==> harbor <==
==> flow/design.v <==
`timescale 1ns / 1ps
module helper_bcd_to_7seg(
    input wire [3:0] bcd_in,
    output reg [6:0] seg_out
);
    always @(*) begin
        case (bcd_in)
            4'd0: seg_out = 7'b1000000;
            4'd1: seg_out = 7'b1111001;
            4'd2: seg_out = 7'b0100100;
            4'd3: seg_out = 7'b0110000;
            4'd4: seg_out = 7'b0011001;
            4'd5: seg_out = 7'b0010010;
            4'd6: seg_out = 7'b0000010;
            4'd7: seg_out = 7'b1111000;
            4'd8: seg_out = 7'b0000000;
            4'd9: seg_out = 7'b0010000;
            4'd10: seg_out = 7'b0111111;  
            default: seg_out = 7'b1111111;  
        endcase
    end
endmodule
`timescale 1ns / 1ps
module seven_seg_display(
    input wire clk,
    input wire reset,  
    input wire [15:0] bcd_digit,   
    output wire [6:0] seg,  
    output wire [3:0] an            
);
    reg [2:0] digit_index;
    reg [3:0] current_bcd;
    reg [19:0] refresh_counter;
    wire [6:0] seg_out;
    helper_bcd_to_7seg d5 (.bcd_in(current_bcd),.seg_out(seg_out));
    always @(posedge clk or posedge reset) begin
        if (reset) begin
            refresh_counter <= 0;
            digit_index <= 0;
        end else begin
            refresh_counter <= refresh_counter + 1;
            if (refresh_counter == 10) begin
                refresh_counter <= 0;
                digit_index <= digit_index + 1;
                if (digit_index == 3'd3)  
                    digit_index <= 0;
            end
        end
    end
    always @(*) begin
        case (digit_index)
            3'd0: current_bcd = bcd_digit[3:0];      
            3'd1: current_bcd = bcd_digit[7:4];      
            3'd2: current_bcd = bcd_digit[11:8];     
            3'd3: current_bcd = bcd_digit[15:12];    
            default: current_bcd = 4'd15;            
        endcase
    end 
    assign seg = seg_out;
reg [3:0] an_reg;
always @(*) begin
    case (digit_index)
        3'd0: an_reg = 4'b1110;  
        3'd1: an_reg = 4'b1101;  
        3'd2: an_reg = 4'b1011;  
        3'd3: an_reg = 4'b0111;  
        default: an_reg = 4'b1111;
    endcase
end
assign an = an_reg;
endmodule
`timescale 1ns / 1ps
module bin_to_bcd #( parameter W = 18)   
  ( input [W-1:0] bin,   
    output reg [W+(W-4)/3:0] bcd);  
  integer i,j;
  always @(bin) begin
    for(i = 0; i <= W+(W-4)/3; i = i+1) bcd[i] = 0;      
    bcd[W-1:0] = bin;                                    
    for(i = 0; i <= W-4; i = i+1)                        
      for(j = 0; j <= i/3; j = j+1)                      
        if (bcd[W-i+4*j -: 4] > 4)                       
          bcd[W-i+4*j -: 4] = bcd[W-i+4*j -: 4] + 4'd3;  
  end
endmodule
`timescale 1ns / 1ps
  module serial_parallel_multiplier(
    input clk, rst,
    input start,
    input [7:0] x, y,
    output reg [15:0] P,
    output reg flag
    );
     reg state;
    reg [7:0] x_reg;
    reg [7:0] y_reg;
    reg s;
    reg [3:0] counter;
    always @(posedge clk , posedge rst) begin
        if (rst) begin
            flag <= 0;
            x_reg <= 0;
            y_reg <= 0;
            P <= 0;
            counter <= 0;
            state <= 0;
        end
        else if (start && state == 0) begin
            state <= 1;
            flag <= 0;
               s <= x[7] ^ y[7];
            y_reg <= y[7] ? (~y + 1) : y;
            x_reg <= x[7] ? (~x + 1) : x;
                P <= 0;
           counter <= 8;
        end
        else if (state) begin
            if (counter > 0) begin
                P <= P + (y_reg[0] ? ({8'b0, x_reg} << (8 - counter)) : 0);
                y_reg <= {y_reg[7], y_reg[7:1]};
                counter <= counter - 1;
            end
            else begin
                P <= s ? (~P + 1) : P;
                flag <= 1;
                state <= 0;
            end
        end
    end
endmodule
`timescale 1ns / 1ps
module top_control_unit(
    input wire clk,
    input wire reset,
    input wire btnL,
    input wire btnR,
    input wire btnC,
    input wire [7:0] multiplicand,
    input wire [7:0] multiplier,
    output wire [6:0] seg,
    output wire [3:0] an,
    output led
);
    wire left_pressed, right_pressed, start_pressed;
    pushbutton_detector pb_left (
        .clk(clk),
        .reset(reset),
        .x(btnL),
        .z(left_pressed)
    );
    pushbutton_detector pb_right (
        .clk(clk),
        .reset(reset),
        .x(btnR),
        .z(right_pressed)
    );
    pushbutton_detector pb_center (
        .clk(clk),
        .reset(reset),
        .x(btnC),
        .z(start_pressed)
    );
    wire [15:0] product;
    wire done;
    serial_parallel_multiplier spm (
        .clk(clk),
        .rst(reset),
        .start(start_pressed),
        .x(multiplicand),
        .y(multiplier),
        .P(product),
        .flag(done)
    );
    assign led = done;
    wire [19:0] bcd_unsigned;
    wire sign_bit = product[15];
    wire [15:0] productabs = sign_bit ? (~product + 1) : product;
    bin_to_bcd #(.W(16)) converter (
        .bin(productabs),
        .bcd(bcd_unsigned)
    );
    reg [1:0] state;
    wire [3:0] d0 = bcd_unsigned[3:0];
    wire [3:0] d1 = bcd_unsigned[7:4];
    wire [3:0] d2 = bcd_unsigned[11:8];
    wire [3:0] d3 = bcd_unsigned[15:12];
    wire [3:0] d4 = bcd_unsigned[19:16];
    wire [3:0] d5 = sign_bit ? 4'd10 : 4'd15;
    reg [15:0] active_digits;   
    wire tick;
    clockDivider #(50) divide (clk,reset,tick);
   always @(posedge clk or posedge reset) begin
    if (reset)
        state <= 0;
    else if (tick) begin
        case (state)
            2'd0: if (right_pressed) state <= 1;
            2'd1: begin
                if (right_pressed) state <= 2;
                else if (left_pressed) state <= 0;
            end
            2'd2: if (left_pressed) state <= 1;
            default: state <= 0;
        endcase
    end
end
    always @(*) begin
        case (state)
            2'd0: active_digits = {d5, d4, d3, d2};  
            2'd1: active_digits = {d5, d3, d2, d1};  
            2'd2: active_digits = {d5, d2, d1, d0};  
            default: active_digits = {d5, d4, d3, d2};
        endcase
    end
    seven_seg_display display_unit (
        .clk(clk),
        .reset(reset),
        .bcd_digit(active_digits),  
        .seg(seg),
        .an(an)
    );
endmodule
module pushbutton_detector(
input clk,reset,x,
output z
    );
wire tick;
clockDivider #(50) divide (clk,reset,tick);
wire out;
debouncer deb(clk,tick,reset,x,out);
wire out2;
synchronizer sync(clk,tick,reset,out,out2);
wire out3;
rising_edge rizz(clk,tick,reset,out2,out3);
assign z = out3;     
endmodule
module rising_edge(
input clk, en, reset, x,
output reg z
    );
    reg x_prev;
    always @(posedge clk or posedge reset) begin
        if (reset) begin
            x_prev <= 0;
            z <= 0;
        end else if (en) begin
            z <= x & ~x_prev;   
            x_prev <= x;
        end
    end
endmodule
module debouncer(input clk, en, rst, in, output out);
reg q1,q2,q3;
always@(posedge clk, posedge rst) begin
if(rst == 1'b1) begin
q1 <= 0;
q2 <= 0;
q3 <= 0;
end
else if (en) begin
q1 <= in;
q2 <= q1;
q3 <= q2;
end
end
assign out = (rst) ? 0 : q1&q2&q3;
endmodule
module synchronizer ( input wire clk, en, rst, sig, output reg sig1 );
 reg meta;
 always @(posedge clk, posedge rst) begin
 if (rst) begin
 meta <= 0;
 sig1 <= 0;
 end
 else if (en) begin
 meta <= sig;
 sig1 <= meta;
 end
 end
endmodule
module clockDivider #(parameter n = 50000000)
(input clk, rst, output tick);
wire [31:0] count;
reg clk_out;
counter_x_bit #(32,n) counterMod
(.clk(clk), .reset(rst),.en(1'b1), .count(count));
assign tick = (count == n-1) && !clk_out;
always @ (posedge clk, posedge rst) begin
if (rst)  
clk_out <= 0;
else if (count == n-1)
clk_out <= ~ clk_out;
end
endmodule
module counter_x_bit #(parameter x = 3, n = 6)
(input clk, reset, en, output reg [x-1:0] count);
always @(posedge clk, posedge reset) begin
if (reset == 1)
    count <= 0; 
else if(!en)
    count <= count; 
else if(count == n-1)
    count <= 0; 
else
    count <= count + 1;
end
endmodule
==> flow/run.sh <==
#!/bin/bash
# the make line also repeats each setting of config.mk as NAME=value (left out here)
make -C /OpenROAD-flow-scripts/flow DESIGN_CONFIG=/design/flow/config.mk WORK_HOME=/design/flow/orfs CLKGATE_MAP_FILE= finish
==> flow/config.mk <==
export PLATFORM = sky130hd
export DESIGN_NAME = top_control_unit
export DESIGN_NICKNAME = top_control_unit
export VERILOG_FILES = /design/flow/design.v
export SDC_FILE = /design/flow/constraint.sdc
export NUM_CORES = 4
export LEC_CHECK = 0
export ABC_AREA = 1
export CAP_MARGIN = 15
export CELL_PAD_IN_SITES_DETAIL_PLACEMENT = 0
export CELL_PAD_IN_SITES_GLOBAL_PLACEMENT = 0
export CORE_MARGIN = 2
export CORE_UTILIZATION = 72
export CTS_CLUSTER_DIAMETER = 164
export CTS_CLUSTER_SIZE = 18
export MAX_ROUTING_LAYER = met4
export PLACE_DENSITY_LB_ADDON = 0.02
export SETUP_SLACK_MARGIN = 0.69
export SLEW_MARGIN = 35
export TNS_END_PERCENT = 65
==> flow/constraint.sdc <==
create_clock -name core_clock -period 13.7 [get_ports {clk}]
set_input_delay 2.7400 -clock core_clock [delete_from_list [all_inputs] [get_ports {clk}]]
set_output_delay 2.7400 -clock core_clock [all_outputs]
set_load 0.01 [all_outputs]
==> onyx: changes against harbor <==
CAP_MARGIN = 0   (was 15)
CELL_PAD_IN_SITES_GLOBAL_PLACEMENT = unset   (was 0)
CORE_ASPECT_RATIO = 0.68   (was unset)
CORE_MARGIN = 5   (was 2)
CORE_UTILIZATION = 39   (was 72)
CTS_CLUSTER_DIAMETER = unset   (was 164)
CTS_CLUSTER_SIZE = 24   (was 18)
MAX_ROUTING_LAYER = unset   (was met4)
PLACE_DENSITY_LB_ADDON = 0.27   (was 0.02)
SETUP_SLACK_MARGIN = unset   (was 0.69)
SLEW_MARGIN = 10   (was 35)
TNS_END_PERCENT = unset   (was 65)
==> flow/constraint.sdc (replaced) <==
create_clock -name core_clock -period 17.6 [get_ports {clk}]
set_input_delay 3.5200 -clock core_clock [delete_from_list [all_inputs] [get_ports {clk}]]
set_output_delay 3.5200 -clock core_clock [all_outputs]
set_load 0.01 [all_outputs]
==> willow: changes against harbor <==
ABC_AREA = unset   (was 1)
CAP_MARGIN = 20   (was 15)
CELL_PAD_IN_SITES_DETAIL_PLACEMENT = unset   (was 0)
CELL_PAD_IN_SITES_GLOBAL_PLACEMENT = unset   (was 0)
CORE_UTILIZATION = 66   (was 72)
CTS_CLUSTER_DIAMETER = unset   (was 164)
CTS_CLUSTER_SIZE = unset   (was 18)
MAX_ROUTING_LAYER = unset   (was met4)
PLACE_DENSITY_LB_ADDON = unset   (was 0.02)
SETUP_SLACK_MARGIN = unset   (was 0.69)
SLEW_MARGIN = 20   (was 35)
TNS_END_PERCENT = unset   (was 65)
==> flow/constraint.sdc (replaced) <==
create_clock -name core_clock -period 24.2 [get_ports {clk}]
set_input_delay 4.8400 -clock core_clock [delete_from_list [all_inputs] [get_ports {clk}]]
set_output_delay 4.8400 -clock core_clock [all_outputs]
set_load 0.01 [all_outputs]
==> results.py <==
# Synthesis and PnR figures
metrics = {
    "run_status": {
        "status": "complete, no violations",
    },
    "route": {
        "dr_wl_met2_mm": 21.71,
    },
    "final_layout": {
        "fin_util_pct": 71.55,
        "clock_area_share_pct": 3.457,
        "inverters": 100,
    },
    "synth": {
        "ys_sh_aoi_pct": 23.89,
        "syn_inst": 2313,
        "area_leaders": "dfrtp_1 (28%), xnor2_1 (7.4%), ha_1 (5.3%), nand2_1 (4.3%), nor2_1 (4.0%)",
    },
    "power_and_ir_drop": {
        "vdd_drop_max_uv": 66.93,
        "seq_cell_power_w": 0.000365,
    },
    "critical_path": {
        "timing.rr.end": "spm.P[15]$_DFFE_PP0P_",
        "crit_cells": 68,
    },
    "floorplan": {
        "die.size.x_um": 175.3,
        "num_tap_cells": 384,
    },
    "global_routing": {
        "grt_max_degree": 99,
    },
    "sta": {
        "fin_crit_sh_pct": 93.30,
    },
}
The numbers above come from willow.

==> results.py <==
# Synthesis and PnR figures
metrics = {
    "global_routing": {
        "grt_pass1_wl_mm": 73.80,
    },
    "sta": {
        "fin_crit_sh_pct": 100.9,
        "finalSetupViolations": 7,
        "fin_ws_ps": -117.5,
    },
    "floorplan": {
        "num_tap_cells": 335,
        "die.size.x_um": 165.5,
    },
    "power_and_ir_drop": {
        "seq_cell_power_w": 0.000644,
        "vdd_drop_max_uv": 93.19,
    },
    "route": {
        "topRoutingLayerUsed": "met4",
        "dr_wl_met2_mm": 24.51,
    },
    "final_layout": {
        "clock_area_share_pct": 2.160,
        "flops": 218,
        "inverters": 530,
        "fin_util_pct": 83.85,
    },
    "synth": {
        "syn_inst": 2880,
        "ys_cells": 2880,
        "ys_sh_aoi_pct": 9.807,
        "area_leaders": "dfrtp_1 (29%), nand2_1 (15%), inv_1 (9.5%), nand3_1 (8.8%), ha_1 (5.5%)",
    },
    "worst_hold_path": {
        "hold_class": "register to register",
    },
    "run_status": {
        "status": "finished with violations",
        "so_faults": "negative setup slack",
    },
    "critical_path": {
        "timing.rr.end": "spm.P[14]$_DFFE_PP0P_",
    },
}
The numbers above come from harbor.

==> results.py <==
# Synthesis and PnR figures
metrics = {
    "synth": {
        "synth_area_um2": 18780,
        "area_leaders": "dfrtp_1 (29%), nand2_1 (15%), inv_1 (9.5%), nand3_1 (8.8%), ha_1 (5.5%)",
        "ys_sh_aoi_pct": 9.807,
        "edf_count": 1,
        "fa_ha_area_share_pct": 5.570,
        "syn_inst": 2880,
    },
    "route": {
        "topRoutingLayerUsed": "met4",
        "dr_wl_met2_mm": 17.09,
    },
    "critical_path": {
        "crit_cells": 81,
        "timing.rr.end": "spm.P[14]$_DFFE_PP0P_",
    },
    "floorplan": {
        "num_tap_cells": 646,
        "die.size.x_um": 276.1,
        "chipArea_um2": 52720,
    },
    "power_and_ir_drop": {
        "p_sw_share_pct": 21.09,
    },
    "final_layout": {
        "inverters": 530,
        "clock_area_share_pct": 4.095,
        "fin_util_pct": 43.34,
    },
    "sta": {
        "finalHoldViolations": 0,
    },
    "run_status": {
        "status": "complete, no violations",
    },
    "global_routing": {
        "grt_max_degree": 104,
    },
}
The numbers above come from onyx.


========
==> inputs of v27 <==
// top_control_unit: RTL as listed in full above, without the edits since
clock: 17.6 ns
lec_check: 0
abc_area: 1
cap_margin: 0
cell_pad_in_sites_detail_placement: 0
cell_pad_in_sites_global_placement: 3
core_aspect_ratio: 0.68
core_margin: 2
core_utilization: 39
cts_cluster_size: 24
place_density_lb_addon: 0.27
slew_margin: 10
run.sh (not shown) runs the stock make flow with config.mk's settings and CLKGATE_MAP_FILE=.
==> v35: changes against v27 <==
Settings changed: CAP_MARGIN 0 to 10, CELL_PAD_IN_SITES_GLOBAL_PLACEMENT 3 to 2, CORE_ASPECT_RATIO 0.68 to 0.85, CORE_UTILIZATION 39 to 63, CTS_CLUSTER_DIAMETER from default to 164, CTS_CLUSTER_SIZE 24 to 98, GPL_ROUTABILITY_DRIVEN from default to 1, GPL_TIMING_DRIVEN from default to 0, HOLD_SLACK_MARGIN from default to 0.04, MAX_ROUTING_LAYER from default to met5, PLACE_DENSITY_LB_ADDON 0.27 to 0.25, SETUP_SLACK_MARGIN from default to 2.64, SLEW_MARGIN 10 to 40, TNS_END_PERCENT from default to 20.
==> flow/constraint.sdc (replaced) <==
create_clock -name core_clock -period 39.2 [get_ports {clk}]
set_input_delay 7.8400 -clock core_clock [delete_from_list [all_inputs] [get_ports {clk}]]
set_output_delay 7.8400 -clock core_clock [all_outputs]
set_load 0.01 [all_outputs]
==> v23: changes against v27 <==
Settings changed: ABC_AREA 1 to default, CAP_MARGIN 0 to 20, CELL_PAD_IN_SITES_DETAIL_PLACEMENT 0 to default, CELL_PAD_IN_SITES_GLOBAL_PLACEMENT 3 to default, CORE_ASPECT_RATIO 0.68 to default, CORE_UTILIZATION 39 to 72, CTS_CLUSTER_SIZE 24 to default, PLACE_DENSITY_LB_ADDON 0.27 to default, SETUP_SLACK_MARGIN from default to -0.97, SLEW_MARGIN 10 to 20.
==> flow/constraint.sdc (replaced) <==
create_clock -name core_clock -period 15.8 [get_ports {clk}]
set_input_delay 3.1600 -clock core_clock [delete_from_list [all_inputs] [get_ports {clk}]]
set_output_delay 3.1600 -clock core_clock [all_outputs]
set_load 0.01 [all_outputs]
==> results <==
Between v35 and v23, the lower area after synthesis is in v35 (gap about 3%, measured against v23). In v23 the sequential power is higher than in v27, by 11%. v23 ran to the end with violations: setup timing. v35 did not get past global placement without I/O. v27 ran to the end with no violations. Setup slack: v23 is worse than v27 (4.2 ns). In v27 the register-to-register slack is higher than in v23, by 2.7 ns. Against v23, the clock power of v27 is higher by 6.4%. In v27 the critical path depth is higher than in v23, by 11. Sequential cell count is the same in v23 and v27.
Power is estimated from default activity; no workload was simulated.
